<file path="config.mk">
export PLATFORM = sky130hd
export DESIGN_NAME = alu_top
export DESIGN_NICKNAME = alu_top
export VERILOG_FILES = /design/flow/design.v
export SDC_FILE = /design/flow/constraint.sdc
export NUM_CORES = 4
export LEC_CHECK = 0
export CAP_MARGIN = 20
export CORE_MARGIN = 2
export CORE_UTILIZATION = 72
export PLACE_DENSITY_LB_ADDON = 0.0
export SETUP_SLACK_MARGIN = 3.05
export SLEW_MARGIN = 20
</file>
<file path="constraint.sdc">
create_clock -name core_clock -period 10.4 [get_ports {clk}]
set_input_delay 2.0800 -clock core_clock [delete_from_list [all_inputs] [get_ports {clk}]]
set_output_delay 2.0800 -clock core_clock [all_outputs]
set_load 0.01 [all_outputs]
</file>
<file path="design.v">
module alu_top (
    input             clk,
    input      [15:0] a,
    input      [15:0] b,
    input      [2:0]  opcode,
    input             mode,
    output reg [15:0] result,
    output reg        za,
    output reg        zb,
    output reg        eq,
    output reg        gt,
    output reg        lt
);
    reg [15:0] a_q, b_q;
    reg [2:0]  opcode_q;
    reg        mode_q;
    wire [15:0] alu_out;
    wire        za_w, zb_w, eq_w, gt_w, lt_w;
    ALU u_alu (.a(a_q), .b(b_q), .opcode(opcode_q), .mode(mode_q),
               .outALU(alu_out), .za(za_w), .zb(zb_w), .eq(eq_w), .gt(gt_w), .lt(lt_w));
    always @(posedge clk) begin
        a_q      <= a;
        b_q      <= b;
        opcode_q <= opcode;
        mode_q   <= mode;
        result   <= alu_out;
        za       <= za_w;
        zb       <= zb_w;
        eq       <= eq_w;
        gt       <= gt_w;
        lt       <= lt_w;
    end
endmodule

module arith(a,b,opcode,outau);
input [15:0] a;
input [15:0] b;
input [2:0] opcode;
output [15:0] outau;
reg [15:0] outau;
always@(*)
begin
	case(opcode)
	3'b000: outau = a+b;
	3'b001: outau = a * b;
	3'b010: if (a > b) begin
		outau = a - b;
		end
		else begin
		outau = b - a;
		end
	3'b011: if (a > b) begin
		outau = (b == 16'h0000) ? 16'h0000 : a / b;
		end
		else begin
		outau = (a == 16'h0000) ? 16'h0000 : b / a;
		end
	default outau = 16'h0000;
	endcase
end
endmodule
module logic_unit(a,b,opcode,outlu,za,zb,eq,gt,lt);
input [15:0] a;
input [15:0] b;
input [2:0] opcode;
output [15:0] outlu;
output za, zb,eq,gt,lt;
reg [15:0] outlu;
reg za,zb,eq,gt,lt;
always@(*)
begin
	case(opcode)
	3'b000: outlu = (a & b);
	3'b001: outlu = (a | b);
	3'b010: outlu = (~(a | b));
	3'b011: outlu = (~(a & b));
	3'b100: outlu = (~ a);
	3'b101: outlu = (~ b);
	3'b110: outlu = (a ^ b);
	3'b111: outlu = (~(a ^ b));
	endcase
end
always@(*)
begin
	if( a == b) begin
	eq = 1;
	end
	else begin
	eq = 0;
	end
	if ( a > b) begin
	gt = 1;
	end
	else begin
	gt = 0;
	end
	if ( a < b) begin
	lt = 1;
	end
	else begin
	lt = 0;
	end
	if( a == 16'h0000) begin
	za = 1;
	end
	else begin
	za = 0;
	end
	if (b == 16'h0000) begin
	zb = 1;
	end
	else begin
	zb = 0;
	end
end
endmodule
module ALU( a, b, opcode, mode, outALU, za, zb, eq, gt, lt);
input [15:0] a;
input [15:0] b;
input [2:0] opcode;
input mode;
output [15:0] outALU;
output za, zb, eq, gt, lt;
reg [15:0] outALU;
reg za, zb, eq, gt, lt;
wire [15:0] outau;
wire [15:0] outlu;
wire tza, tzb, teq, tgt, tlt;
arith a1 (.a(a), .b(b), .opcode(opcode), .outau(outau));
logic_unit l1 (.a(a), .b(b), .opcode(opcode), .outlu(outlu), .za(tza), .zb(tzb), .eq(teq), .gt(tgt), .lt(tlt));
always@(*)
begin
	if(mode == 0) begin
	outALU = outau;
	end
	else if (mode == 1) begin
	outALU = outlu;
	end
	else begin
	outALU = 16'h0000;
	end
	za = tza;
	zb = tzb;
	eq = teq;
	gt = tgt;
	lt = tlt;
end
endmodule
</file>
<file path="run.sh">
#!/bin/bash
# the make line also repeats each setting of config.mk as NAME=value (left out here)
make -C /OpenROAD-flow-scripts/flow DESIGN_CONFIG=/design/flow/config.mk WORK_HOME=/design/flow/orfs CLKGATE_MAP_FILE= finish
</file>
==> job_summary.md, run 1 <==
### Flow metrics

| Metric | Value |
|---|---|
| Count leader, synth | `ha_1` |
| Most instantiated cells after synthesis | `248 x ha_1, 229 x nand2_1, 202 x nor2_1, 195 x inv_1, 167 x a21oi_1` |
| Total nets after synthesis | `2,535` |
| Synth Area in Simple Gates | `18.7%` |
| Core Footprint | `0.0220 mm^2` |
| Total die size | `0.0237 mm^2` |
| Die Span Y | `154 um` |
| Top cells, area | `ha_1 19%, fa_1 10%, dfxtp_1 7.0%` |
| Most common reg cell | `dfxtp_1` |
| Cell Area, Synth | `0.0162 mm^2` |
| Tool error | `[ERROR DPL-0033] detailed placement checks failed during check placement.` |
| Synthesized instance count | `2,167` |
| Async S/R FF share, synth | `0%` |
| Number of enable flip-flop cells | `0` |
| Die X | `154 um` |
| Gpl congestion | `1.24` |
| Ys cells | `2,167` |
| FP Util | `73.9%` |
| Post-synth top area cell | `ha_1` |
| # rows | `54` |
| Post-Syn Area per Cell | `7.48 um^2` |
| Mux share | `5.91%` |
| Ao+oa area frac | `23.8%` |
| Yosys reg bits | `57` |
| Area share, top type | `19.1%` |
| Status | `stopped before the end` |
| Port bufs | `57` |
| Register share after synthesis | `7.04%` |
| Yosys xor share | `7.78%` |
| Synth cell types | `94` |
| Yosys Warn Count | `4` |
| Yosys synthesis chip area | `0.0162 mm^2` |
| Stopped at | `detailed placement` |
| Dominant kind of combinational cell | `adder cells` |
| Fa+ha+maj area frac | `29.4%` |
| # IOs | `58` |
-- through the flow --
step / setup slack (ns) / hold slack [ns] / cells / cell area (um^2)
floorplan: -15.77 / 0.556 / 2167 / 17300
global placement: -15.00 / 0.784 / 2952 / 21600
==> inputs of run 2 (changes only) <==
- ABC_AREA: not set -> 1
- CORE_UTILIZATION: 72 -> 68
- CTS_CLUSTER_DIAMETER: not set -> 52
- CTS_CLUSTER_SIZE: not set -> 15
- HOLD_SLACK_MARGIN: not set -> -0.1
- PLACE_DENSITY_LB_ADDON: 0.0 -> not set
- SETUP_SLACK_MARGIN: 3.05 -> 4.46
- TNS_END_PERCENT: not set -> 30
- clock period: 10.4 -> 27.8 ns (I/O delays scaled with it)
==> run 2 against run 1 <==
Synthesized area fell by 3.6%. Synthesized cell count rose by 6.0%. The flow stops in global routing. Die area rose by 2.0%.
==> job_summary.md, run 2 <==
### Flow metrics

| Metric | Value |
|---|---|
| Die X | `156 um (+1.0%)` |
| Core Footprint | `0.0226 mm^2 (+2.8%)` |
| Yosys Warn Count | `4 (unchanged)` |
| Cell Area, Synth | `0.0156 mm^2 (-3.6%)` |
| Most common reg cell | `dfxtp_1` |
| Area share, top type | `19.8% (+0.72 points)` |
| Clock tree buffer depth | `2` |
| Register share after synthesis | `7.30% (+0.26 points)` |
| Synthesized instance count | `2,296 (+6.0%)` |
| Top cells, area | `ha_1 20%, nand2_1 12%, fa_1 11%` |
| Total nets after synthesis | `2,664 (+5.1%)` |
| Number of buffers created by CTS | `9` |
| Post-synth top area cell | `ha_1` |
| Yosys xor share | `5.32% (-2.5 points)` |
| Dominant kind of combinational cell | `adder cells` |
| Gpl congestion | `1.17 (-5.6%)` |
| Post-Syn Area per Cell | `6.81 um^2 (-9.0%)` |
| Mux share | `0.0640% (-5.8 points)` |
| Count leader, synth | `nand2_1` |
| Synth Area in Simple Gates | `26.7% (+8.0 points)` |
| Status | `stopped before the end` |
| Most instantiated cells after synthesis | `495 x nand2_1, 398 x inv_1, 248 x ha_1, 119 x nor2_1, 107 x o21ai_0` |
| Fa+ha+maj area frac | `30.5% (+1.1 points)` |
| Clock sink total | `57` |
| Gr ovfl total | `125` |
| Port bufs | `57 (unchanged)` |
| CTS H-Tree Depth | `3` |
| Synth cell types | `69 (-27%)` |
| FP Util | `69.3% (-4.6 points)` |
| Async S/R FF share, synth | `0% (unchanged)` |
| Ao+oa area frac | `17.4% (-6.4 points)` |
| # IOs | `58 (unchanged)` |
| Dpl cells | `3,022` |
| Die Span Y | `156 um (+1.0%)` |
| Total die size | `0.0242 mm^2 (+2.0%)` |
| Post-CTS Hold Buffers | `0` |
| Ys cells | `2,296 (+6.0%)` |
| HPWL after DPL | `46.3 mm` |
| Number of enable flip-flop cells | `0 (unchanged)` |
| Yosys synthesis chip area | `0.0156 mm^2 (-3.6%)` |
| Total track usage | `80.4%` |
| Clock Root Buffer | `clkbuf_16` |
| # rows | `55 (+1.9%)` |
| Tool error | `[ERROR GRT-0116] Global routing finished with congestion. Check the congestion regions in the DRC Viewer.` |
| Yosys reg bits | `57 (unchanged)` |
| Stopped at | `global routing` |
==> run 2: timing repair <==
action | in CTS
cloned | 1
pin swaps | 99
endpoints found under the hold margin | 0
gates resized | 101
buffers inserted | 113
setup endpoints to repair | 4
==> run 2: per-stage QoR <==
stage | cell area (um^2) | util (%) | setup WS [ns]
after CTS | 21400 | 94.7 | -1.26
after detailed placement | 19800 | 87.7 | -2.75
after global placement | 19800 | 87.7 | -0.730
after floorplan | 15900 | - | -1.72
==> run 2: routing by layer <==
layer	overflow	track usage [%]
met5	0	38.3
met4	55	81.7
met3	4	66.4
met2	64	95.8
met1	2	79.4
==> inputs of run 3 (changes only) <==
- CORE_UTILIZATION: 68 -> 69
- CTS_CLUSTER_DIAMETER: 52 -> 236
- CTS_CLUSTER_SIZE: 15 -> 98
- HOLD_SLACK_MARGIN: -0.1 -> not set
- SETUP_SLACK_MARGIN: 4.46 -> not set
- TNS_END_PERCENT: 30 -> 10
- clock period: 27.8 -> 29.1 ns (I/O delays scaled with it)
==> run 3 against run 2 <==
The flow again stops in global routing. Synthesized area unchanged. Die area decreased by 1.4%. Synthesized cell count stayed put.
==> job_summary.md, run 3 <==
### Flow metrics

| Metric | Value |
|---|---|
| Number of enable flip-flop cells | `0 (unchanged)` |
| Mux share | `0.0640% (unchanged)` |
| Area share, top type | `19.8% (unchanged)` |
| Die Span Y | `155 um (-0.71%)` |
| Synth cell types | `69 (unchanged)` |
| Post-synth top area cell | `ha_1` |
| Cell Area, Synth | `0.0156 mm^2 (unchanged)` |
| Gr ovfl total | `308` |
| Total track usage | `89.3%` |
| Yosys synthesis chip area | `0.0156 mm^2 (unchanged)` |
| Die X | `155 um (-0.71%)` |
| Number of buffers created by CTS | `9 (unchanged)` |
| Post-Syn Area per Cell | `6.81 um^2 (unchanged)` |
| Most common reg cell | `dfxtp_1` |
| Status | `stopped before the end` |
| Tool error | `[ERROR GRT-0232] Routing congestion too high. Check the congestion heatmap in the GUI.` |
| Stopped at | `global routing` |
| Gpl congestion | `1.07 (-8.2%)` |
| Fa+ha+maj area frac | `30.5% (unchanged)` |
| Most instantiated cells after synthesis | `495 x nand2_1, 398 x inv_1, 248 x ha_1, 119 x nor2_1, 107 x o21ai_0` |
| Dpl cells | `2,726 (-9.8%)` |
| Count leader, synth | `nand2_1` |
| Synthesized instance count | `2,296 (unchanged)` |
| # rows | `55 (unchanged)` |
| # IOs | `58 (unchanged)` |
| Ys cells | `2,296 (unchanged)` |
| Place WS | `-1.69 ns (+1.06 ns)` |
| Dominant kind of combinational cell | `adder cells` |
| HPWL after DPL | `41.1 mm (-11%)` |
| Total die size | `0.0239 mm^2 (-1.4%)` |
| Async S/R FF share, synth | `0% (unchanged)` |
| Post-DP Area | `0.0176 mm^2 (-11%)` |
| FP Util | `69.7% (+0.42 points)` |
| Clock Root Buffer | `clkbuf_16` |
| Clock sink total | `57 (unchanged)` |
| Post-CTS Hold Buffers | `0 (unchanged)` |
| Port bufs | `57 (unchanged)` |
| Synth Area in Simple Gates | `26.7% (unchanged)` |
| Clock tree buffer depth | `2 (unchanged)` |
| Top cells, area | `ha_1 20%, nand2_1 12%, fa_1 11%` |
| Yosys reg bits | `57 (unchanged)` |
| Core Footprint | `0.0224 mm^2 (-0.61%)` |
| Register share after synthesis | `7.30% (unchanged)` |
| Total nets after synthesis | `2,664 (unchanged)` |
| CTS H-Tree Depth | `3 (unchanged)` |
| Ao+oa area frac | `17.4% (unchanged)` |
| Yosys Warn Count | `4 (unchanged)` |
| Yosys xor share | `5.32% (unchanged)` |
run 3: metal layers:
metal | track usage, % | overflow
met1 | 88.1 | 37
met2 | 100 | 152
met3 | 80.7 | 31
met4 | 88.4 | 87
met5 | 65.0 | 1
run 3: what timing repair did:
action / CTS
buffers inserted: 111
resized: 90
endpoints found under the setup margin: 2
pin swaps: 94
run 3: stage by stage:
stage	power [uW]	util (%)
2_1_floorplan	681	-
3_3_place_gp	850	78.3
3_5_place_dp	887	78.3
4_1_cts	1060	84.9
==> inputs of run 4 (changes only) <==
- CORE_UTILIZATION: 69 -> 62
- CTS_CLUSTER_DIAMETER: 236 -> 241
- PLACE_DENSITY: not set -> 0.35
- SETUP_SLACK_MARGIN: not set -> 1.63
- clock period: 29.1 -> 13.8 ns (I/O delays scaled with it)
==> run 4 against run 3 <==
The run again fails in global routing. Synthesized area is the same. Die area grew 11%. Synthesized cell count is the same.
==> job_summary.md, run 4 <==
### Flow metrics

| Metric | Value |
|---|---|
| Status | `stopped before the end` |
| Stopped at | `global routing` |
| Tool error | `[ERROR GRT-0232] Routing congestion too high. Check the congestion heatmap in the GUI.` |
| Cell Area, Synth | `0.0156 mm^2 (unchanged)` |
| Total die size | `0.0265 mm^2 (+11%)` |
| Most instantiated cells after synthesis | `495 x nand2_1, 398 x inv_1, 248 x ha_1, 119 x nor2_1, 107 x o21ai_0` |
| Mux share | `0.0640% (unchanged)` |
| FP Util | `62.6% (-7.1 points)` |
| HPWL after DPL | `47.4 mm (+15%)` |
| Gpl congestion | `1.01 (-5.7%)` |
| Count leader, synth | `nand2_1` |
| Clock Root Buffer | `clkbuf_16` |
| Total nets after synthesis | `2,664 (unchanged)` |
| Number of buffers created by CTS | `9 (unchanged)` |
| Area share, top type | `19.8% (unchanged)` |
| Post-Syn Area per Cell | `6.81 um^2 (unchanged)` |
| Ys cells | `2,296 (unchanged)` |
| Gr ovfl total | `42` |
| Synthesized instance count | `2,296 (unchanged)` |
| CTS H-Tree Depth | `3 (unchanged)` |
| Post-CTS Hold Buffers | `0 (unchanged)` |
| Port bufs | `57 (unchanged)` |
| Total track usage | `81.3%` |
| Die Span Y | `163 um (+5.4%)` |
| Register share after synthesis | `7.30% (unchanged)` |
| Yosys xor share | `5.32% (unchanged)` |
| Post-synth top area cell | `ha_1` |
| Clock tree buffer depth | `2 (unchanged)` |
| Yosys reg bits | `57 (unchanged)` |
| Synth Area in Simple Gates | `26.7% (unchanged)` |
| # IOs | `58 (unchanged)` |
| Fa+ha+maj area frac | `30.5% (unchanged)` |
| Number of enable flip-flop cells | `0 (unchanged)` |
| Core Footprint | `0.0250 mm^2 (+11%)` |
| Post-DP Area | `0.0203 mm^2 (+16%)` |
| Yosys synthesis chip area | `0.0156 mm^2 (unchanged)` |
| Yosys Warn Count | `4 (unchanged)` |
| Ao+oa area frac | `17.4% (unchanged)` |
| Top cells, area | `ha_1 20%, nand2_1 12%, fa_1 11%` |
| # rows | `58 (+5.5%)` |
| Most common reg cell | `dfxtp_1` |
| Die X | `163 um (+5.4%)` |
| Dominant kind of combinational cell | `adder cells` |
| Clock sink total | `57 (unchanged)` |
| Async S/R FF share, synth | `0% (unchanged)` |
| Synth cell types | `69 (unchanged)` |
[run 4: through the flow]
step | hold WS (ns) | instances | setup WS (ns)
2_1_floorplan | 0.515 | 2296 | -15.72
3_5_place_dp | 0.708 | 3129 | -16.72
3_3_place_gp | 0.661 | 3129 | -14.82
4_1_cts | 0.718 | 3244 | -15.38
[run 4: layer usage]
metal  GRT usage [%]  overflow
met5            48.9         0
met4            78.0        13
met3            70.7         2
met2            95.4        26
met1            80.5         1
[run 4: repair_timing]
| action | CTS |
|---|---|
| cloned | 2 |
| setup buffers | 97 |
| pin swaps | 90 |
| setup endpoints to repair | 9 |
| gates resized | 112 |
==> inputs of run 5 (changes only) <==
- CAP_MARGIN: 20 -> 15
- CELL_PAD_IN_SITES_DETAIL_PLACEMENT: not set -> 2
- CELL_PAD_IN_SITES_GLOBAL_PLACEMENT: not set -> 1
- CORE_ASPECT_RATIO: not set -> 1.69
- CORE_UTILIZATION: 62 -> 40
- CTS_CLUSTER_DIAMETER: 241 -> 115
- CTS_CLUSTER_SIZE: 98 -> 66
- GPL_ROUTABILITY_DRIVEN: not set -> 1
- GPL_TIMING_DRIVEN: not set -> 0
- HOLD_SLACK_MARGIN: not set -> -0.02
- PLACE_DENSITY: 0.35 -> not set
- SETUP_SLACK_MARGIN: 1.63 -> not set
- SLEW_MARGIN: 20 -> 10
- clock period: 13.8 -> 33.2 ns (I/O delays scaled with it)
==> run 5 against run 4 <==
Die area rose by 54%. The run again fails in global routing. Synthesized cell count did not move. Synthesized area did not move.
==> job_summary.md, run 5 <==
### Flow metrics

| Metric | Value |
|---|---|
| Fa+ha+maj area frac | `30.5% (unchanged)` |
| Core Footprint | `0.0387 mm^2 (+55%)` |
| Number of enable flip-flop cells | `0 (unchanged)` |
| Mux share | `0.0640% (unchanged)` |
| Synthesized instance count | `2,296 (unchanged)` |
| Clock Root Buffer | `clkbuf_16` |
| CTS H-Tree Depth | `3 (unchanged)` |
| Total nets after synthesis | `2,664 (unchanged)` |
| Total die size | `0.0407 mm^2 (+54%)` |
| Ys cells | `2,296 (unchanged)` |
| Stopped at | `global routing` |
| Yosys xor share | `5.32% (unchanged)` |
| Yosys synthesis chip area | `0.0156 mm^2 (unchanged)` |
| Cell Area, Synth | `0.0156 mm^2 (unchanged)` |
| Count leader, synth | `nand2_1` |
| Port bufs | `57 (unchanged)` |
| Dominant kind of combinational cell | `adder cells` |
| Number of buffers created by CTS | `9 (unchanged)` |
| Place WS | `-6.85 ns (+9.88 ns)` |
| Clock tree buffer depth | `2 (unchanged)` |
| Gpl congestion | `0.959 (-5.3%)` |
| Post-Syn Area per Cell | `6.81 um^2 (unchanged)` |
| FP Util | `40.4% (-22 points)` |
| Synth cell types | `69 (unchanged)` |
| Post-CTS Hold Buffers | `0 (unchanged)` |
| Die X | `156 um (-4.1%)` |
| Yosys Warn Count | `4 (unchanged)` |
| Post-synth top area cell | `ha_1` |
| Tool error | `[ERROR DPL-0033] detailed placement checks failed during check placement.` |
| Yosys reg bits | `57 (unchanged)` |
| Clock sink total | `57 (unchanged)` |
| # IOs | `58 (unchanged)` |
| Status | `stopped before the end` |
| Most instantiated cells after synthesis | `495 x nand2_1, 398 x inv_1, 248 x ha_1, 119 x nor2_1, 107 x o21ai_0` |
| Die Span Y | `261 um (+60%)` |
| Register share after synthesis | `7.30% (unchanged)` |
| HPWL after DPL | `59.8 mm (+26%)` |
| Most common reg cell | `dfxtp_1` |
| Synth Area in Simple Gates | `26.7% (unchanged)` |
| # rows | `94 (+62%)` |
| Ao+oa area frac | `17.4% (unchanged)` |
| Top cells, area | `ha_1 20%, nand2_1 12%, fa_1 11%` |
| Async S/R FF share, synth | `0% (unchanged)` |
| Area share, top type | `19.8% (unchanged)` |
## run 5: repair_timing
action	in CTS
pin swaps	69
setup endpoints to repair	3
gates resized	243
setup buffers	90
## run 5: metrics by stage
step	util [%]	instances	area (um^2)
2_1_floorplan	-	2296	15600
3_3_place_gp	43.4	2833	16800
3_5_place_dp	43.5	2835	16800
4_1_cts	48.4	2941	18700
==> inputs of run 6 (changes only) <==
- ABC_AREA: 1 -> not set
- CAP_MARGIN: 15 -> 20
- CELL_PAD_IN_SITES_DETAIL_PLACEMENT: 2 -> not set
- CORE_ASPECT_RATIO: 1.69 -> not set
- CORE_MARGIN: 2 -> 8
- CORE_UTILIZATION: 40 -> 16
- CTS_CLUSTER_DIAMETER: 115 -> not set
- CTS_CLUSTER_SIZE: 66 -> 36
- GPL_ROUTABILITY_DRIVEN: 1 -> not set
- GPL_TIMING_DRIVEN: 0 -> not set
- HOLD_SLACK_MARGIN: -0.02 -> not set
- PLACE_DENSITY: not set -> 0.93
- SETUP_SLACK_MARGIN: not set -> 2.5
- SLEW_MARGIN: 10 -> 25
- TNS_END_PERCENT: 10 -> not set
- clock period: 33.2 -> 25.6 ns (I/O delays scaled with it)
==> run 6 against run 5 <==
Now fails the layout checks on setup timing. Die area went up to 2.7 times the previous value. Synthesized cell count fell by 5.6%. Synthesized area is 3.7% higher.
==> job_summary.md, run 6 <==
## Implementation flow summary

| Metric | Value |
|---|---|
| Gpl congestion | `0.992 (+3.5%)` |
| Met3 WL post-DR | `6.90 mm` |
| Total track usage | `12.5%` |
| Crit path from | `a_q[0]` |
| Fin nets | `3,165` |
| Async S/R FF share, synth | `0% (unchanged)` |
| Combinational Power | `1560 uW` |
| Total die size | `0.112 mm^2 (+170%)` |
| Final ANT Viol Nets | `0` |
| Number of stages on the worst hold path | `2` |
| RSZ-0062 raised after global routing | `true` |
| Cell Area, Synth | `0.0162 mm^2 (+3.7%)` |
| PD cells | `71.3 mW/mm^2` |
| Post-CTS Hold Buffers | `0 (unchanged)` |
| Max incr delay on CP | `0.40 ns` |
| Min cycle time layout | `26.79 ns` |
| Most instantiated cells after synthesis | `248 x ha_1, 229 x nand2_1, 202 x nor2_1, 195 x inv_1, 167 x a21oi_1` |
| Crit share post-route | `105%` |
| Crit path max-delay family | `AND-OR/OR-AND gates` |
| Combinational Power Share | `87.0%` |
| Final WL | `73.5 mm` |
| Mux share | `5.91% (+5.8 points)` |
| Leak | `0.0113 uW` |
| Nature of the critical path endpoint | `flip-flop` |
| Sum Neg Setup Slack | `-1.62 ns` |
| Core Footprint | `0.100 mm^2 (+160%)` |
| # IOs | `58 (unchanged)` |
| R2R setup slack | `-1.19 ns` |
| Crit Path Class | `reg2reg` |
| Clock tree buffer depth | `2 (unchanged)` |
| Upper clock frequency limit | `0.0373 GHz` |
| Post-Syn Area per Cell | `7.48 um^2 (+9.9%)` |
| Die Span Y | `334 um (+28%)` |
| Yosys Warn Count | `4 (unchanged)` |
| Cell repeated most along the worst path | `ha_4` |
| Critical-path top delay cell | `a2111oi_2` |
| 1st-iter DRT viols | `1,723` |
| Port bufs | `57 (unchanged)` |
| Yosys xor share | `7.78% (+2.5 points)` |
| Yosys synthesis chip area | `0.0162 mm^2 (+3.7%)` |
| CTS clk-pin slew, worst paths | `0.07 ns` |
| Count leader, synth | `ha_1` |
| Dominant kind of combinational cell | `adder cells` |
| Worst Path Buf+Inv | `15` |
| Vias in the first global route | `19,400` |
| Main power group | `combinational cells` |
| Log Warnings | `77` |
| Worst reg2reg path endpoint | `result[0]` |
| CTS H-Tree Depth | `3 (unchanged)` |
| Top cells, area | `ha_1 19%, fa_1 10%, dfxtp_1 7.0%` |
| Hold endpoint | `result[7]` |
| Final Core Density | `25.1%` |
| Overall power | `1790 uW` |
| Die X | `334 um (+110%)` |
| Number of buffers created by CTS | `9 (unchanged)` |
| Most common reg cell | `dfxtp_1` |
| Place WS | `-1.42 ns (+5.43 ns)` |
| Max-slew violations | `0` |
| Ys cells | `2,167 (-5.6%)` |
| Fa+ha+maj area frac | `29.4% (-1.1 points)` |
| CP max FO | `8` |
| Switching part of the total | `49.6%` |
| Endpoints failing setup | `2` |
| Final instance area | `0.0252 mm^2` |
| P_clk | `130 uW` |
| HP Start | `opcode_q[2]` |
| Clk pwr share | `7.3%` |
| HPWL after DPL | `56.4 mm (-5.7%)` |
| Worst Path Required | `25.85 ns` |
| Data arrival, critical path | `27.04 ns` |
| Sw Pwr | `890 uW` |
| Clock sink total | `57 (unchanged)` |
| Ao+oa area frac | `23.8% (+6.4 points)` |
| Via-per-instance ratio | `4.64` |
| Avg WL per Cell | `17.7 um` |
| Gr ovfl total | `0` |
| CTS tree | `built` |
| Met2 Wirelength | `32.4 mm` |
| # rows | `116 (+23%)` |
| Post-synth top area cell | `ha_1` |
| Late-Pin Clk Latency | `0.37 ns` |
| Via count | `19,300` |
| Yosys reg bits | `57 (unchanged)` |
| Synthesized instance count | `2,167 (-5.6%)` |
| FP Util | `16.2% (-24 points)` |
| Fail Reasons | `setup timing` |
| Internal Power | `905 uW` |
| Metal-1 WL | `30.3 mm` |
| Post-DP Area | `0.0227 mm^2 (+35%)` |
| Fin worst setup slack | `-1.19 ns` |
| First drt pass iteration count | `6` |
| Drt drc | `0` |
| Startpoint types | `flip-flop` |
| HP Class | `reg2reg` |
| Register share after synthesis | `7.04% (-0.26 points)` |
| DR top layer | `met5` |
| Slew @ Worst Pin | `0.870 ns` |
| Max Cap Viol | `0` |
| Reg2reg path depth | `142` |
| Final clock skew | `0.0151 ns` |
| Status | `complete, but fails checks` |
| R2r startpoint | `a_q[0]` |
| Critical path depth | `142` |
| Clock Root Buffer | `clkbuf_16` |
| Peak VDD IR | `0.0714 mV` |
| Final hold vios | `0` |
| Area share, top type | `19.1% (-0.72 points)` |
| Total nets after synthesis | `2,535 (-4.8%)` |
| Relative slew slack | `42.0%` |
| Synth Area in Simple Gates | `18.7% (-8.0 points)` |
| Fillers | `10,700` |
| Seq pwr | `103 uW` |
| Reg power frac | `5.8%` |
| Global-route wire length before repair | `112 mm` |
| Antenna violations before repair | `5` |
| Area Overhead vs Synth | `55.3%` |
| Critical path destination | `result[0]` |
| Synth cell types | `94 (+36%)` |
| Number of enable flip-flop cells | `0 (unchanged)` |
| Largest net degree at the start of global routing | `43` |
==> run 6: cell type report <==
cell class	count	area, um^2	area share [%]
Antenna cell	3	7.51	0.0298
Clock buffer	9	225	0.894
Clock inverter	7	77.6	0.308
Inverter	202	785	3.12
Multi-Input combinational cell	1811	15600	61.9
Sequential cell	57	1160	4.60
Tap cell	1357	1700	6.74
Timing Repair Buffer	716	5630	22.4
==> run 6: metrics by stage <==
step,cells,hold WS (ns)
floorplan,2167,0.556
global placement,4008,0.776
detailed placement,4008,0.761
CTS,4119,0.788
global route,4159,0.839
finish,4162,0.800
==> run 6: repair_timing <==
item	in CTS	in global routing
cloned	2	0
setup buffers	93	40
resized	141	85
pin swaps	99	113
setup endpoints to repair	3	3
==> run 6: layer usage <==
layer / vias to the layer above / GRT usage (%)
met5: - / 0
met4: 2 / 5.48
met3: 238 / 2.58
met2: 935 / 20.0
met1: 9212 / 16.2
li1: 8914 / -
==> inputs of run 7 (changes only) <==
- CELL_PAD_IN_SITES_GLOBAL_PLACEMENT: 1 -> not set
- CORE_MARGIN: 8 -> 2
- CORE_UTILIZATION: 16 -> 57
- CTS_CLUSTER_DIAMETER: not set -> 241
- CTS_CLUSTER_SIZE: 36 -> 98
- PLACE_DENSITY: 0.93 -> not set
- SETUP_SLACK_MARGIN: 2.5 -> not set
- SLEW_MARGIN: 25 -> 20
- clock period: 25.6 -> 13.8 ns (I/O delays scaled with it)
==> run 7 against run 6 <==
The flow now stops in global routing. Synthesized cell count did not move. Die area fell by 73%. Synthesized area did not move.
==> job_summary.md, run 7 <==
### Flow metrics

| Metric | Value |
|---|---|
| Gpl congestion | `1.08 (+8.7%)` |
| Stopped at | `global routing` |
| Clock sink total | `57 (unchanged)` |
| Dominant kind of combinational cell | `adder cells` |
| Area share, top type | `19.1% (unchanged)` |
| CTS H-Tree Depth | `3 (unchanged)` |
| Synthesized instance count | `2,167 (unchanged)` |
| Yosys reg bits | `57 (unchanged)` |
| Yosys synthesis chip area | `0.0162 mm^2 (unchanged)` |
| Total die size | `0.0298 mm^2 (-73%)` |
| Top cells, area | `ha_1 19%, fa_1 10%, dfxtp_1 7.0%` |
| Post-Syn Area per Cell | `7.48 um^2 (unchanged)` |
| Total track usage | `71.2%` |
| Core Footprint | `0.0279 mm^2 (-72%)` |
| Total nets after synthesis | `2,535 (unchanged)` |
| Post-synth top area cell | `ha_1` |
| # IOs | `58 (unchanged)` |
| HPWL after DPL | `57.0 mm (+1.0%)` |
| Post-DP Area | `0.0218 mm^2 (-4.3%)` |
| Port bufs | `57 (unchanged)` |
| Gr ovfl total | `55` |
| Synth cell types | `94 (unchanged)` |
| Register share after synthesis | `7.04% (unchanged)` |
| Synth Area in Simple Gates | `18.7% (unchanged)` |
| Die Span Y | `173 um (-48%)` |
| Mux share | `5.91% (unchanged)` |
| Clock tree buffer depth | `2 (unchanged)` |
| Fa+ha+maj area frac | `29.4% (unchanged)` |
| Most instantiated cells after synthesis | `248 x ha_1, 229 x nand2_1, 202 x nor2_1, 195 x inv_1, 167 x a21oi_1` |
| Cell Area, Synth | `0.0162 mm^2 (unchanged)` |
| FP Util | `58.1% (+42 points)` |
| Number of buffers created by CTS | `9 (unchanged)` |
| Yosys xor share | `7.78% (unchanged)` |
| # rows | `61 (-47%)` |
| Tool error | `[ERROR GRT-0232] Routing congestion too high. Check the congestion heatmap in the GUI.` |
| Yosys Warn Count | `4 (unchanged)` |
| Clock Root Buffer | `clkbuf_16` |
| Number of enable flip-flop cells | `0 (unchanged)` |
| Async S/R FF share, synth | `0% (unchanged)` |
| Count leader, synth | `ha_1` |
| Die X | `173 um (-48%)` |
| Ao+oa area frac | `23.8% (unchanged)` |
| Post-CTS Hold Buffers | `0 (unchanged)` |
| Status | `stopped before the end` |
| Most common reg cell | `dfxtp_1` |
| Ys cells | `2,167 (unchanged)` |
run 7: stage by stage:
| step | utilization, % | std cells | setup WS (ns) | total power, uW |
|---|---|---|---|---|
| after floorplan | - | 2167 | -12.39 | 1780 |
| after detailed placement | 77.9 | 3062 | -13.45 | 2790 |
| after CTS | 84.6 | 3179 | -11.82 | 3190 |
| after global placement | 77.9 | 3062 | -12.43 | 2710 |
run 7: repair_timing:
| action | in CTS |
|---|---|
| resized | 164 |
| endpoints found under the setup margin | 8 |
| cloned | 2 |
| buffers inserted | 102 |
| endpoints found under the hold margin | 0 |
| pin swaps | 102 |
run 7: metal layers:
layer	overflow	GRT usage [%]
met1	1	72.9
met2	29	89.1
met3	1	54.0
met4	24	66.5
met5	0	28.0
==> inputs of run 8 (changes only) <==
- CORE_UTILIZATION: 57 -> 18
- CTS_CLUSTER_DIAMETER: 241 -> not set
- CTS_CLUSTER_SIZE: 98 -> not set
- clock period: 13.8 -> 46.1 ns (I/O delays scaled with it)
==> run 8 against run 7 <==
The run now finishes clean. Synthesized area did not move. Synthesized cell count unchanged. Die area grew to 3.1 times the previous value.
==> job_summary.md, run 8 <==
## Implementation flow summary

| Metric | Value |
|---|---|
| Status | `complete, no violations` |
| Post-Syn Area per Cell | `7.48 um^2 (unchanged)` |
| Crit path max-delay family | `AND-OR/OR-AND gates` |
| Log Warnings | `74` |
| Antenna violations before repair | `7` |
| Yosys synthesis chip area | `0.0162 mm^2 (unchanged)` |
| Global-route wire length before repair | `99.3 mm` |
| Yosys reg bits | `57 (unchanged)` |
| Ys cells | `2,167 (unchanged)` |
| Crit Path Class | `reg2reg` |
| Overall power | `779 uW` |
| Port bufs | `57 (unchanged)` |
| Sum Neg Setup Slack | `0 ns` |
| Metal-1 WL | `28.9 mm` |
| Critical path destination | `result[0]` |
| Area share, top type | `19.1% (unchanged)` |
| Final instance area | `0.0184 mm^2` |
| Yosys xor share | `7.78% (unchanged)` |
| Mux share | `5.91% (unchanged)` |
| CTS clk-pin slew, worst paths | `0.07 ns` |
| Final ANT Viol Nets | `0` |
| Switching part of the total | `55.7%` |
| RSZ-0062 raised after global routing | `false` |
| Clock tree buffer depth | `2 (unchanged)` |
| Number of buffers created by CTS | `9 (unchanged)` |
| PD cells | `42.3 mW/mm^2` |
| Clock Root Buffer | `clkbuf_16` |
| Die Span Y | `304 um (+76%)` |
| Top cells, area | `ha_1 19%, fa_1 10%, dfxtp_1 7.0%` |
| Upper clock frequency limit | `0.0273 GHz` |
| Place WS | `10.05 ns (+23.50 ns)` |
| Combinational Power | `648 uW` |
| Min cycle time layout | `36.63 ns` |
| Cell Area, Synth | `0.0162 mm^2 (unchanged)` |
| Fin nets | `2,543` |
| Late-Pin Clk Latency | `0.39 ns` |
| Die X | `304 um (+76%)` |
| Slew @ Worst Pin | `0.947 ns` |
| Total nets after synthesis | `2,535 (unchanged)` |
| Core Footprint | `0.0896 mm^2 (+220%)` |
| Seq pwr | `60.1 uW` |
| Yosys Warn Count | `4 (unchanged)` |
| Reg2reg path depth | `137` |
| Post-CTS Hold Buffers | `0 (unchanged)` |
| R2r startpoint | `b_q[2]` |
| Clk pwr share | `9.1%` |
| CP max FO | `35` |
| Hold endpoint | `result[1]` |
| Gr ovfl total | `0` |
| Combinational Power Share | `83.1%` |
| Post-CTS Repair Setup Buffers | `0 (-100%)` |
| Total die size | `0.0925 mm^2 (+210%)` |
| Synth Area in Simple Gates | `18.7% (unchanged)` |
| Synthesized instance count | `2,167 (unchanged)` |
| Ao+oa area frac | `23.8% (unchanged)` |
| # IOs | `58 (unchanged)` |
| Via-per-instance ratio | `4.90` |
| Cell repeated most along the worst path | `ha_1` |
| HP Class | `reg2reg` |
| Startpoint types | `flip-flop` |
| Gpl congestion | `1.02 (-5.2%)` |
| Synth cell types | `94 (unchanged)` |
| First drt pass iteration count | `8` |
| Final Core Density | `20.6%` |
| Async S/R FF share, synth | `0% (unchanged)` |
| Leak | `0.00800 uW` |
| Met3 WL post-DR | `6.19 mm` |
| Final clock skew | `0.0221 ns` |
| Reg power frac | `7.7%` |
| Peak VDD IR | `0.0421 mV` |
| CTS tree | `built` |
| Area Overhead vs Synth | `13.6%` |
| Most common reg cell | `dfxtp_1` |
| Fin worst setup slack | `9.47 ns` |
| Final hold vios | `0` |
| Worst Path Required | `46.37 ns` |
| Crit path from | `b_q[2]` |
| Worst Path Buf+Inv | `9` |
| FP Util | `18.1% (-40 points)` |
| Via count | `16,400` |
| Final WL | `66.8 mm` |
| Internal Power | `345 uW` |
| 1st-iter DRT viols | `1,717` |
| Largest net degree at the start of global routing | `69` |
| Endpoints failing setup | `0` |
| Number of stages on the worst hold path | `3` |
| Max-slew violations | `0` |
| CTS H-Tree Depth | `3 (unchanged)` |
| Crit share post-route | `79.5%` |
| HP Start | `mode_q` |
| Post-DP Area | `0.0181 mm^2 (-17%)` |
| Avg WL per Cell | `19.9 um` |
| Data arrival, critical path | `36.90 ns` |
| HPWL after DPL | `51.1 mm (-10%)` |
| # rows | `110 (+80%)` |
| Vias in the first global route | `15,600` |
| Nature of the critical path endpoint | `flip-flop` |
| DR top layer | `met5` |
| Register share after synthesis | `7.04% (unchanged)` |
| Fa+ha+maj area frac | `29.4% (unchanged)` |
| Post-synth top area cell | `ha_1` |
| Max Cap Viol | `0` |
| Dominant kind of combinational cell | `adder cells` |
| Resized Gates After CTS | `0 (-100%)` |
| Number of enable flip-flop cells | `0 (unchanged)` |
| Most instantiated cells after synthesis | `248 x ha_1, 229 x nand2_1, 202 x nor2_1, 195 x inv_1, 167 x a21oi_1` |
| Total track usage | `14.0%` |
| Drt drc | `0` |
| Sw Pwr | `434 uW` |
| Met2 Wirelength | `28.5 mm` |
| Critical-path top delay cell | `dfxtp_1` |
| Critical path depth | `137` |
| Main power group | `combinational cells` |
| Relative slew slack | `36.8%` |
| Max incr delay on CP | `0.88 ns` |
| Clock sink total | `57 (unchanged)` |
| P_clk | `71.2 uW` |
| Worst reg2reg path endpoint | `result[0]` |
| R2R setup slack | `9.47 ns` |
| Count leader, synth | `ha_1` |
## run 8: routing by layer
layer / up-vias / GRT usage, %
met3: 172 / 2.76
met2: 760 / 21.3
met4: 12 / 6.24
met1: 7856 / 19.0
met5: - / 0
li1: 7645 / -
## run 8: layout make-up
class	instances	area, um^2
Tap cell	1176	1470
Timing Repair Buffer	96	861
Sequential cell	57	1140
Clock inverter	4	26.3
Fill cell	9989	71200
Antenna cell	1	2.50
Inverter	202	761
Clock buffer	12	267
Multi-Input combinational cell	1809	13900
## run 8: through the flow
| step | std cells | hold slack, ns |
|---|---|---|
| 3_5_place_dp | 3339 | 0.781 |
| 3_3_place_gp | 3339 | 0.781 |
| 6_report | 3357 | 0.826 |
| 2_1_floorplan | 2167 | 0.565 |
| 5_1_grt | 3357 | 0.833 |
| 4_1_cts | 3355 | 0.807 |
==> inputs of run 9 (changes only) <==
- CAP_MARGIN: 20 -> 5
- CELL_PAD_IN_SITES_DETAIL_PLACEMENT: not set -> 2
- CELL_PAD_IN_SITES_GLOBAL_PLACEMENT: not set -> 1
- CORE_ASPECT_RATIO: not set -> 0.84
- CORE_UTILIZATION: 18 -> 21
- HOLD_SLACK_MARGIN: not set -> 0.16
- MAX_ROUTING_LAYER: not set -> met5
- MIN_ROUTING_LAYER: not set -> met2
- SETUP_SLACK_MARGIN: not set -> 5.0
- SLEW_MARGIN: 20 -> 10
- TNS_END_PERCENT: not set -> 70
- clock period: 46.1 -> 45.0 ns (I/O delays scaled with it)
==> run 9 against run 8 <==
Largest power group unchanged. Via count increased by 44%. Sequential power down 1%. Total power grew 20%. Clock skew fell by 0.0081 ns. Synthesized cell count is the same. Still clean on timing, DRC and antenna. First-iteration DRC count rose by 120%.
==> job_summary.md, run 9 <==
## Implementation flow summary

| Metric | Value |
|---|---|
| Avg WL per Cell | `28.7 um (+44%)` |
| Yosys reg bits | `57 (unchanged)` |
| Crit share post-route | `83.7% (+4.2 points)` |
| Critical path depth | `139 (+1.5%)` |
| Seq pwr | `59.4 uW (-1%)` |
| Total die size | `0.0795 mm^2 (-14%)` |
| Upper clock frequency limit | `0.0266 GHz (-2.7%)` |
| Yosys synthesis chip area | `0.0162 mm^2 (unchanged)` |
| Total track usage | `35.1% (+21 points)` |
| Critical path destination | `result[0]` |
| Post-synth top area cell | `ha_1` |
| Final Core Density | `24.2% (+3.6 points)` |
| Final clock skew | `0.0140 ns (-0.00807 ns)` |
| Most common reg cell | `dfxtp_1` |
| Number of buffers created by CTS | `9 (unchanged)` |
| Max-slew violations | `0 (unchanged)` |
| Post-Syn Area per Cell | `7.48 um^2 (unchanged)` |
| Worst reg2reg path endpoint | `result[0]` |
| Sw Pwr | `559 uW (+29%)` |
| Largest net degree at the start of global routing | `43 (-38%)` |
| Yosys Warn Count | `4 (unchanged)` |
| CTS tree | `built` |
| Antenna violations before repair | `3 (-4)` |
| Combinational Power Share | `85.8% (+2.7 points)` |
| Cell Area, Synth | `0.0162 mm^2 (unchanged)` |
| PD cells | `50.4 mW/mm^2 (+19%)` |
| Crit path from | `b_q[2]` |
| Internal Power | `374 uW (+8.3%)` |
| Sum Neg Setup Slack | `0 ns (unchanged)` |
| 1st-iter DRT viols | `3,844 (+120%)` |
| Top cells, area | `ha_1 19%, fa_1 10%, dfxtp_1 7.0%` |
| Clock Root Buffer | `clkbuf_16` |
| Reg2reg path depth | `139 (+1.5%)` |
| Hold endpoint | `result[4]` |
| Overall power | `933 uW (+20%)` |
| Status | `complete, no violations` |
| Final WL | `92.3 mm (+38%)` |
| Fa+ha+maj area frac | `29.4% (unchanged)` |
| Dominant kind of combinational cell | `adder cells` |
| Gpl congestion | `1.06 (+4.1%)` |
| # rows | `93 (-15%)` |
| Area Overhead vs Synth | `14.1%` |
| Via count | `23,700 (+44%)` |
| Synthesized instance count | `2,167 (unchanged)` |
| RSZ-0062 raised after global routing | `false` |
| CP max FO | `29 (-17%)` |
| P_clk | `73.1 uW (+3%)` |
| Global-route wire length before repair | `134 mm (+35%)` |
| Startpoint types | `flip-flop` |
| Clock sink total | `57 (unchanged)` |
| First drt pass iteration count | `12 (+4)` |
| HPWL after DPL | `70.2 mm (+37%)` |
| Vias in the first global route | `28,100 (+80%)` |
| R2R setup slack | `7.35 ns (-2.12 ns)` |
| Fin nets | `2,569 (+1.0%)` |
| Crit path max-delay family | `AND-OR/OR-AND gates` |
| Clock tree buffer depth | `2 (unchanged)` |
| Post-CTS Hold Buffers | `0 (unchanged)` |
| FP Util | `21.2% (+3.1 points)` |
| Crit Path Class | `reg2reg` |
| Post-DP Area | `0.0181 mm^2 (-0.27%)` |
| R2r startpoint | `b_q[2]` |
| CTS clk-pin slew, worst paths | `0.07 ns (about the same)` |
| Register share after synthesis | `7.04% (unchanged)` |
| Number of enable flip-flop cells | `0 (unchanged)` |
| Final hold vios | `0 (unchanged)` |
| Drt drc | `0 (unchanged)` |
| Synth Area in Simple Gates | `18.7% (unchanged)` |
| Nature of the critical path endpoint | `flip-flop` |
| Slew @ Worst Pin | `1.38 ns (+0.435 ns)` |
| Worst Path Buf+Inv | `9 (unchanged)` |
| Async S/R FF share, synth | `0% (unchanged)` |
| Final instance area | `0.0185 mm^2 (+0.47%)` |
| Worst Path Required | `45.27 ns (-1.10 ns)` |
| Endpoints failing setup | `0 (unchanged)` |
| Max incr delay on CP | `0.78 ns (-0.10 ns)` |
| Cell repeated most along the worst path | `ha_1` |
| Mux share | `5.91% (unchanged)` |
| Clk pwr share | `7.8% (-1.3 points)` |
| Peak VDD IR | `0.0691 mV (+64%)` |
| Data arrival, critical path | `37.92 ns (+1.02 ns)` |
| Reg power frac | `6.4% (-1.3 points)` |
| Dpl cells | `3,180 (-4.8%)` |
| Final ANT Viol Nets | `0 (unchanged)` |
| CTS H-Tree Depth | `3 (unchanged)` |
| Count leader, synth | `ha_1` |
| Log Warnings | `74 (unchanged)` |
| Combinational Power | `801 uW (+24%)` |
| Switching part of the total | `59.9% (+4.3 points)` |
| Min cycle time layout | `37.65 ns (+1.02 ns)` |
| Fin cells | `3,216 (-4.2%)` |
| Core Footprint | `0.0766 mm^2 (-15%)` |
| Die Span Y | `259 um (-15%)` |
| Max Cap Viol | `0 (unchanged)` |
| Leak | `0.00812 uW (+1.5%)` |
| Main power group | `combinational cells` |
| Ys cells | `2,167 (unchanged)` |
| HP Class | `reg2reg` |
| Port bufs | `57 (unchanged)` |
| Yosys xor share | `7.78% (unchanged)` |
| Die X | `307 um (+1.0%)` |
| Ao+oa area frac | `23.8% (unchanged)` |
| Fillers | `8,966 (-10%)` |
| Synth cell types | `94 (unchanged)` |
| Gr ovfl total | `0 (unchanged)` |
| # IOs | `58 (unchanged)` |
| Critical-path top delay cell | `dfxtp_2` |
| Relative slew slack | `7.89% (-29 points)` |
| Late-Pin Clk Latency | `0.39 ns (about the same)` |
| Area share, top type | `19.1% (unchanged)` |
| Via-per-instance ratio | `7.38 (+51%)` |
| Most instantiated cells after synthesis | `248 x ha_1, 229 x nand2_1, 202 x nor2_1, 195 x inv_1, 167 x a21oi_1` |
| Number of stages on the worst hold path | `2 (-1)` |
| HP Start | `opcode_q[2]` |
| Total nets after synthesis | `2,535 (unchanged)` |
run 9: routing by layer:
metal / vias up / GRT usage, % / share of wire [%]
met3: 714 / 50.1 / 45
met5: - / 25.8 / 2.6
met2: 7501 / 37.4 / 45
li1: 7637 / - / -
met4: 73 / 7.26 / 7.4
met1: 7807 / - / 0
run 9: stage by stage:
step	hold WS (ns)	worst slack (ns)
floorplan	0.565	14.49
global placement	0.803	7.75
detailed placement	0.828	6.76
CTS	0.846	6.58
global route	0.913	5.01
finish	0.857	7.35
run 9: timing repair:
item                       CTS  global route
setup buffers                0             6
setup endpoints to repair    0             2
gates resized                0            15
run 9: final cells by class:
type | instances | area (um^2) | area share, %
sequential | 57 | 1150 | 6.19
timing repair buffer | 122 | 1060 | 5.74
tap | 997 | 1250 | 6.74
antenna | 13 | 32.5 | 0.176
clock inverter | 6 | 42.5 | 0.230
multi-input combinational | 1809 | 14000 | 75.4
inverter | 202 | 776 | 4.19
clock buffer | 10 | 239 | 1.29
==> inputs of run 10 (changes only) <==
- CAP_MARGIN: 5 -> 20
- CELL_PAD_IN_SITES_DETAIL_PLACEMENT: 2 -> not set
- CELL_PAD_IN_SITES_GLOBAL_PLACEMENT: 1 -> not set
- CORE_ASPECT_RATIO: 0.84 -> not set
- CORE_UTILIZATION: 21 -> 67
- CTS_CLUSTER_DIAMETER: not set -> 53
- HOLD_SLACK_MARGIN: 0.16 -> not set
- MAX_ROUTING_LAYER: met5 -> met4
- MIN_ROUTING_LAYER: met2 -> not set
- SETUP_SLACK_MARGIN: 5.0 -> not set
- SLEW_MARGIN: 10 -> 20
- TNS_END_PERCENT: 70 -> 5
- clock period: 45.0 -> 27.6 ns (I/O delays scaled with it)
==> run 10 against run 9 <==
The flow now stops in global routing. Synthesized area did not move. Synthesized cell count did not move. Die area fell by 68%.
==> job_summary.md, run 10 <==
### Flow metrics

| Metric | Value |
|---|---|
| Total nets after synthesis | `2,535 (unchanged)` |
| Yosys reg bits | `57 (unchanged)` |
| Area share, top type | `19.1% (unchanged)` |
| Post-CTS Hold Buffers | `0 (unchanged)` |
| Total track usage | `66.6%` |
| Number of enable flip-flop cells | `0 (unchanged)` |
| Yosys xor share | `7.78% (unchanged)` |
| Ys cells | `2,167 (unchanged)` |
| # IOs | `58 (unchanged)` |
| Total die size | `0.0255 mm^2 (-68%)` |
| Yosys synthesis chip area | `0.0162 mm^2 (unchanged)` |
| Die Span Y | `160 um (-38%)` |
| # rows | `56 (-40%)` |
| Tool error | `[ERROR GRT-0232] Routing congestion too high. Check the congestion heatmap in the GUI.` |
| Count leader, synth | `ha_1` |
| Clock sink total | `57 (unchanged)` |
| Post-synth top area cell | `ha_1` |
| Number of buffers created by CTS | `9 (unchanged)` |
| Gr ovfl total | `8` |
| Async S/R FF share, synth | `0% (unchanged)` |
| Clock Root Buffer | `clkbuf_16` |
| Fa+ha+maj area frac | `29.4% (unchanged)` |
| Stopped at | `global routing` |
| Die X | `160 um (-48%)` |
| Synthesized instance count | `2,167 (unchanged)` |
| Most common reg cell | `dfxtp_1` |
| Core Footprint | `0.0236 mm^2 (-69%)` |
| CTS H-Tree Depth | `3 (unchanged)` |
| Register share after synthesis | `7.04% (unchanged)` |
| Most instantiated cells after synthesis | `248 x ha_1, 229 x nand2_1, 202 x nor2_1, 195 x inv_1, 167 x a21oi_1` |
| HPWL after DPL | `47.8 mm (-32%)` |
| Synth Area in Simple Gates | `18.7% (unchanged)` |
| Dpl cells | `2,603 (-18%)` |
| Port bufs | `57 (unchanged)` |
| Synth cell types | `94 (unchanged)` |
| Status | `stopped before the end` |
| Yosys Warn Count | `4 (unchanged)` |
| Cell Area, Synth | `0.0162 mm^2 (unchanged)` |
| Dominant kind of combinational cell | `adder cells` |
| Mux share | `5.91% (unchanged)` |
| FP Util | `68.7% (+48 points)` |
| Clock tree buffer depth | `2 (unchanged)` |
| Top cells, area | `ha_1 19%, fa_1 10%, dfxtp_1 7.0%` |
| Post-Syn Area per Cell | `7.48 um^2 (unchanged)` |
| Gpl congestion | `1.17 (+10%)` |
| Ao+oa area frac | `23.8% (unchanged)` |
## run 10: per-layer routing
| layer | GRT overflow | global-route usage, % |
|---|---|---|
| met1 | 0 | 69.4 |
| met2 | 4 | 86.2 |
| met3 | 0 | 44.0 |
| met4 | 4 | 53.9 |
| met5 | - | - |
## run 10: through the flow
stage / hold slack [ns] / worst slack, ns / instance area, um^2 / utilization (%) / total power (uW)
floorplan: 0.566 / 0.00206 / 16500 / - / 858
global placement: 0.746 / -0.176 / 18200 / 77.0 / 1090
detailed placement: 0.772 / -1.14 / 18200 / 77.0 / 1140
CTS: 0.769 / 0.00242 / 18900 / 80.2 / 1310
## run 10: timing repair
action | in CTS
pin swaps | 25
setup endpoints to repair | 2
gates resized | 51
setup buffers | 23
Power figures rest on the tool's default switching activity, not on a simulated workload.
